==> inputs of run R <==
Design PE, start of the top module:
module PE (
    input              clk,
    input              CIM_en,
    input              STDW,  
    input              STDR,  
    input        [5:0] STD_A,  
    input        [3:0] weight_in,  
    input      [255:0] act_in,  
    output reg   [3:0] weight_out,  
    output reg  [13:0] PSUM  
);
==> flow/config.mk <==
export PLATFORM = sky130hd
export DESIGN_NAME = PE
export DESIGN_NICKNAME = PE
export VERILOG_FILES = /design/flow/design.v
export SDC_FILE = /design/flow/constraint.sdc
export NUM_CORES = 4
export LEC_CHECK = 0
export CAP_MARGIN = 20
export CORE_ASPECT_RATIO = 0.92
export CORE_MARGIN = 2
export CORE_UTILIZATION = 72
export CTS_CLUSTER_DIAMETER = 88
export CTS_CLUSTER_SIZE = 50
export GPL_ROUTABILITY_DRIVEN = 0
export MAX_ROUTING_LAYER = met4
export PLACE_DENSITY = 0.35
export SETUP_SLACK_MARGIN = 1.3
export SLEW_MARGIN = 5
==> flow/constraint.sdc <==
create_clock -name core_clock -period 9.6 [get_ports {clk}]
set_input_delay 1.9200 -clock core_clock [delete_from_list [all_inputs] [get_ports {clk}]]
set_output_delay 1.9200 -clock core_clock [all_outputs]
set_load 0.01 [all_outputs]
run.sh (not shown) runs the stock make flow with config.mk's settings and CLKGATE_MAP_FILE=.
==> run K: changes against run R <==
CAP_MARGIN = 40   (was 20)
CORE_ASPECT_RATIO = not set   (was 0.92)
CORE_UTILIZATION = 40   (was 72)
CTS_CLUSTER_DIAMETER = not set   (was 88)
CTS_CLUSTER_SIZE = 81   (was 50)
GPL_ROUTABILITY_DRIVEN = not set   (was 0)
MAX_ROUTING_LAYER = not set   (was met4)
PLACE_DENSITY = not set   (was 0.35)
PLACE_DENSITY_LB_ADDON = 0.21   (was not set)
SETUP_SLACK_MARGIN = not set   (was 1.3)
SLEW_MARGIN = 35   (was 5)
==> flow/constraint.sdc (replaced) <==
create_clock -name core_clock -period 20.0 [get_ports {clk}]
set_input_delay 4.0000 -clock core_clock [delete_from_list [all_inputs] [get_ports {clk}]]
set_output_delay 4.0000 -clock core_clock [all_outputs]
set_load 0.01 [all_outputs]
==> run A: changes against run R <==
CORE_ASPECT_RATIO = not set   (was 0.92)
CORE_UTILIZATION = 40   (was 72)
CTS_CLUSTER_DIAMETER = not set   (was 88)
CTS_CLUSTER_SIZE = not set   (was 50)
GPL_ROUTABILITY_DRIVEN = not set   (was 0)
MAX_ROUTING_LAYER = not set   (was met4)
PLACE_DENSITY = not set   (was 0.35)
SETUP_SLACK_MARGIN = not set   (was 1.3)
SLEW_MARGIN = 20   (was 5)
==> flow/constraint.sdc (replaced) <==
create_clock -name core_clock -period 20.0 [get_ports {clk}]
set_input_delay 4.0000 -clock core_clock [delete_from_list [all_inputs] [get_ports {clk}]]
set_output_delay 4.0000 -clock core_clock [all_outputs]
set_load 0.01 [all_outputs]
==> results <==
Share of cell area taken by flip-flops and latches: run R 0.137; run A 0.145; run K 0.144
Endpoint arrival time on the critical path: run R 11.17 ns; run A 14.47 ns; run K 14.52 ns
Endpoint of the worst hold-timing path: run R weight[171]; run A weight[179]; run K weight[178]
Vias in the first global route: run R 38565; run A 34153; run K 34309
Layout clock area frac: run R 0.0119; run A 0.0213; run K 0.0210
Total Routing Usage GR: run R 0.453; run A 0.250; run K 0.250
Diode insertion count for antenna repair: run R 29; run A 5; run K 12
First-pass detailed-route iteration total: run R 7; run A 6; run K 6
Maximum number of pins on one net before global-route repair: run R 65; run A 52; run K 59
Final Routed Wirelength: run R 143 mm; run A 145 mm; run K 145 mm
Layout non-clock buf frac: run R 0.112; run A 0.0549; run K 0.0566
TritonCTS Buffers: run R 19; run A 34; run K 35
Die outline width: run R 271 microns; run A 348 microns; run K 348 microns
Final setup violation count: run R 12; run A 0; run K 0
Number of H-tree levels: run R 1; run A 2; run K 2
Result of the run: run R complete, but fails checks; run A timing/DRC/antenna clean; run K timing/DRC/antenna clean
Layout check failures: run R negative setup slack; run A -; run K -
Starting density of the core: run R 0.724; run A 0.402; run K 0.402
Clock-pin slew on the worst setup and hold paths: run R 0.10 ns; run A 0.05 ns; run K 0.06 ns
Filler Cell Count: run R 3545; run A 11134; run K 11194

---

==> inputs of garnet <==
Starting RTL as in the previous note.
clock: 31.1 ns
lec_check: 0
abc_area: 1
cap_margin: 20
cell_pad_in_sites_detail_placement: 2
cell_pad_in_sites_global_placement: 1
core_aspect_ratio: 1.57
core_margin: 2
core_utilization: 16
cts_cluster_diameter: 285
gpl_routability_driven: 1
max_routing_layer: met4
min_routing_layer: met2
place_density_lb_addon: 0.25
slew_margin: 0
tns_end_percent: 45
==> inputs of delta, as changes to garnet <==
CELL_PAD_IN_SITES_DETAIL_PLACEMENT = not set   (was 2)
CELL_PAD_IN_SITES_GLOBAL_PLACEMENT = not set   (was 1)
CORE_ASPECT_RATIO = 0.62   (was 1.57)
CORE_UTILIZATION = 18   (was 16)
CTS_CLUSTER_DIAMETER = 283   (was 285)
GPL_TIMING_DRIVEN = 1   (was not set)
MAX_ROUTING_LAYER = not set   (was met4)
MIN_ROUTING_LAYER = not set   (was met2)
PLACE_DENSITY_LB_ADDON = not set   (was 0.25)
SLEW_MARGIN = 20   (was 0)
TNS_END_PERCENT = 55   (was 45)
==> flow/constraint.sdc (replaced) <==
create_clock -name core_clock -period 31.3 [get_ports {clk}]
set_input_delay 6.2600 -clock core_clock [delete_from_list [all_inputs] [get_ports {clk}]]
set_output_delay 6.2600 -clock core_clock [all_outputs]
set_load 0.01 [all_outputs]
==> inputs of yarrow, as changes to garnet <==
ABC_AREA = not set   (was 1)
CAP_MARGIN = 30   (was 20)
CELL_PAD_IN_SITES_DETAIL_PLACEMENT = not set   (was 2)
CELL_PAD_IN_SITES_GLOBAL_PLACEMENT = not set   (was 1)
CORE_ASPECT_RATIO = not set   (was 1.57)
CORE_UTILIZATION = 72   (was 16)
CTS_CLUSTER_DIAMETER = not set   (was 285)
GPL_ROUTABILITY_DRIVEN = not set   (was 1)
MIN_ROUTING_LAYER = not set   (was met2)
PLACE_DENSITY_LB_ADDON = 0.01   (was 0.25)
SLEW_MARGIN = 20   (was 0)
TNS_END_PERCENT = 40   (was 45)
==> flow/constraint.sdc (replaced) <==
create_clock -name core_clock -period 10.7 [get_ports {clk}]
set_input_delay 2.1400 -clock core_clock [delete_from_list [all_inputs] [get_ports {clk}]]
set_output_delay 2.1400 -clock core_clock [all_outputs]
set_load 0.01 [all_outputs]
==> flow_summary.yaml <==
# generated from flow reports
drt:
  diodes: 27
  wirelength_met1_um: 50900
timing:
  setup_viol: 12
  final.setup.worst_slack_ns: -2.85
worst_hold_path:
  hold_path_end: "weight[179]"
layout:
  area.share.combinational: 0.633
  clockNetworkAreaShare: 0.0214
run_status:
  violations: "setup timing"
  status: "complete, but fails checks"
place:
  dpl_cell_area_sq_um: 54800
That was yarrow.
==> flow_summary.yaml <==
# generated from flow reports
layout:
  area.share.combinational: 0.586
  clockNetworkAreaShare: 0.0208
drt:
  wirelength_met1_um: 83800
  diodes: 18
place:
  dpl_cell_area_sq_um: 56100
timing:
  final.setup.worst_slack_ns: 8.62
  setup_viol: 0
synthesis:
  synth_async_sr_flop_share: 0
run_status:
  status: "complete, no violations"
worst_hold_path:
  hold_path_end: "weight[63]"
That was delta.
==> flow_summary.yaml <==
# generated from flow reports
synthesis:
  synth_async_sr_flop_share: 0
run_status:
  status: "complete, no violations"
worst_setup_path:
  critPathTopFamily: "adder cells"
  worstPathMaxFanout: 4
timing:
  setup_viol: 0
  final.setup.worst_slack_ns: 7.56
clock_network:
  postCtsHoldBufs: 0
drt:
  diodes: 89
layout:
  final-comb-area_sq_um: 33600
  clockNetworkAreaShare: 0.0196
  n_fill_cell: 35100
  area.share.combinational: 0.579
die:
  initial_core_utilization: 0.161
worst_hold_path:
  hold_path_end: "weight[244]"
job:
  count_of_tool_warnings: 32
place:
  dpl_cell_area_sq_um: 56700
That was garnet.

---

==> build 28: inputs <==
==> flow/design.v <==
module PE (
    input              clk,
    input              CIM_en,
    input              STDW,  
    input              STDR,  
    input        [5:0] STD_A,  
    input        [3:0] weight_in,  
    input      [255:0] act_in,  
    output reg   [3:0] weight_out,  
    output reg  [13:0] PSUM  
);
reg  [255:0] weight;  
integer i;
always @(posedge clk) begin
    for (i = 0; i < 64; i = i+1) begin
        if (STDW && STD_A == i) begin  
            weight[4*i+3 -: 4] <= weight_in;
        end
    end
end
always@(*) begin
    weight_out = 4'b0;
    PSUM = 14'b0;
    if (STDW) begin  
    end
    else if (STDR) begin  
        weight_out = weight[4*STD_A+3 -: 4];
    end
    else begin  
        if (CIM_en) begin
            for (i = 0; i < 64; i = i+1) begin
                PSUM = PSUM + weight[4*i+3 -: 4] * act_in[4*i+3 -: 4];  
            end
        end
    end
end
endmodule
==> flow/run.sh <==
#!/bin/bash
# the make line also repeats each setting of config.mk as NAME=value (left out here)
make -C /OpenROAD-flow-scripts/flow DESIGN_CONFIG=/design/flow/config.mk WORK_HOME=/design/flow/orfs CLKGATE_MAP_FILE= finish
==> flow/config.mk <==
export PLATFORM = sky130hd
export DESIGN_NAME = PE
export DESIGN_NICKNAME = PE
export VERILOG_FILES = /design/flow/design.v
export SDC_FILE = /design/flow/constraint.sdc
export NUM_CORES = 4
export LEC_CHECK = 0
export CAP_MARGIN = 20
export CELL_PAD_IN_SITES_GLOBAL_PLACEMENT = 1
export CORE_ASPECT_RATIO = 1.57
export CORE_MARGIN = 10
export CORE_UTILIZATION = 58
export CTS_CLUSTER_SIZE = 11
export GPL_ROUTABILITY_DRIVEN = 1
export MAX_ROUTING_LAYER = met4
export PLACE_DENSITY = 0.7
export SLEW_MARGIN = 0
export TNS_END_PERCENT = 15
==> flow/constraint.sdc <==
create_clock -name core_clock -period 31.1 [get_ports {clk}]
set_input_delay 6.2200 -clock core_clock [delete_from_list [all_inputs] [get_ports {clk}]]
set_output_delay 6.2200 -clock core_clock [all_outputs]
set_load 0.01 [all_outputs]
==> build 89: changes against build 28 <==
Settings changed: CELL_PAD_IN_SITES_GLOBAL_PLACEMENT 1 to unset, CORE_ASPECT_RATIO 1.57 to unset, CORE_MARGIN 10 to 2, CORE_UTILIZATION 58 to 45, CTS_CLUSTER_SIZE 11 to unset, GPL_ROUTABILITY_DRIVEN 1 to unset, MAX_ROUTING_LAYER met4 to unset, PLACE_DENSITY 0.7 to unset, SLEW_MARGIN 0 to 20, TNS_END_PERCENT 15 to unset.
==> flow/constraint.sdc (replaced) <==
create_clock -name core_clock -period 11.7 [get_ports {clk}]
set_input_delay 2.3400 -clock core_clock [delete_from_list [all_inputs] [get_ports {clk}]]
set_output_delay 2.3400 -clock core_clock [all_outputs]
set_load 0.01 [all_outputs]
==> trial 86: changes against build 28 <==
Settings changed: CELL_PAD_IN_SITES_GLOBAL_PLACEMENT 1 to 0, CORE_MARGIN 10 to 2, CORE_UTILIZATION 58 to 72, CTS_CLUSTER_SIZE 11 to unset, PLACE_DENSITY 0.7 to 0.64, SLEW_MARGIN 0 to 20, TNS_END_PERCENT 15 to unset.
==> flow/constraint.sdc (replaced) <==
create_clock -name core_clock -period 13.5 [get_ports {clk}]
set_input_delay 2.7000 -clock core_clock [delete_from_list [all_inputs] [get_ports {clk}]]
set_output_delay 2.7000 -clock core_clock [all_outputs]
set_load 0.01 [all_outputs]
==> results <==
Trial 86 completed, yet does not pass: setup timing. Build 28 produced a clean layout. Build 89 produced a layout that fails on setup timing. The lowest sequential share of layout area belongs to build 89, the highest to build 28. Against build 28, the critical path depth of build 89 is higher by 2. Of build 89 and build 28, build 28 has the higher global-route usage (gap 4.1 points). In routed wire length, build 28 and trial 86 hardly differ. The highest cell count belongs to build 89, the lowest to trial 86. Synthesized cell count is the same in build 89 and trial 86. In sequential cell count, trial 86 and build 89 do not differ. The highest die area belongs to build 89, the lowest to trial 86. Of build 89 and trial 86, trial 86 has the higher first-iteration DRC count (gap 6.6%, measured against trial 86).
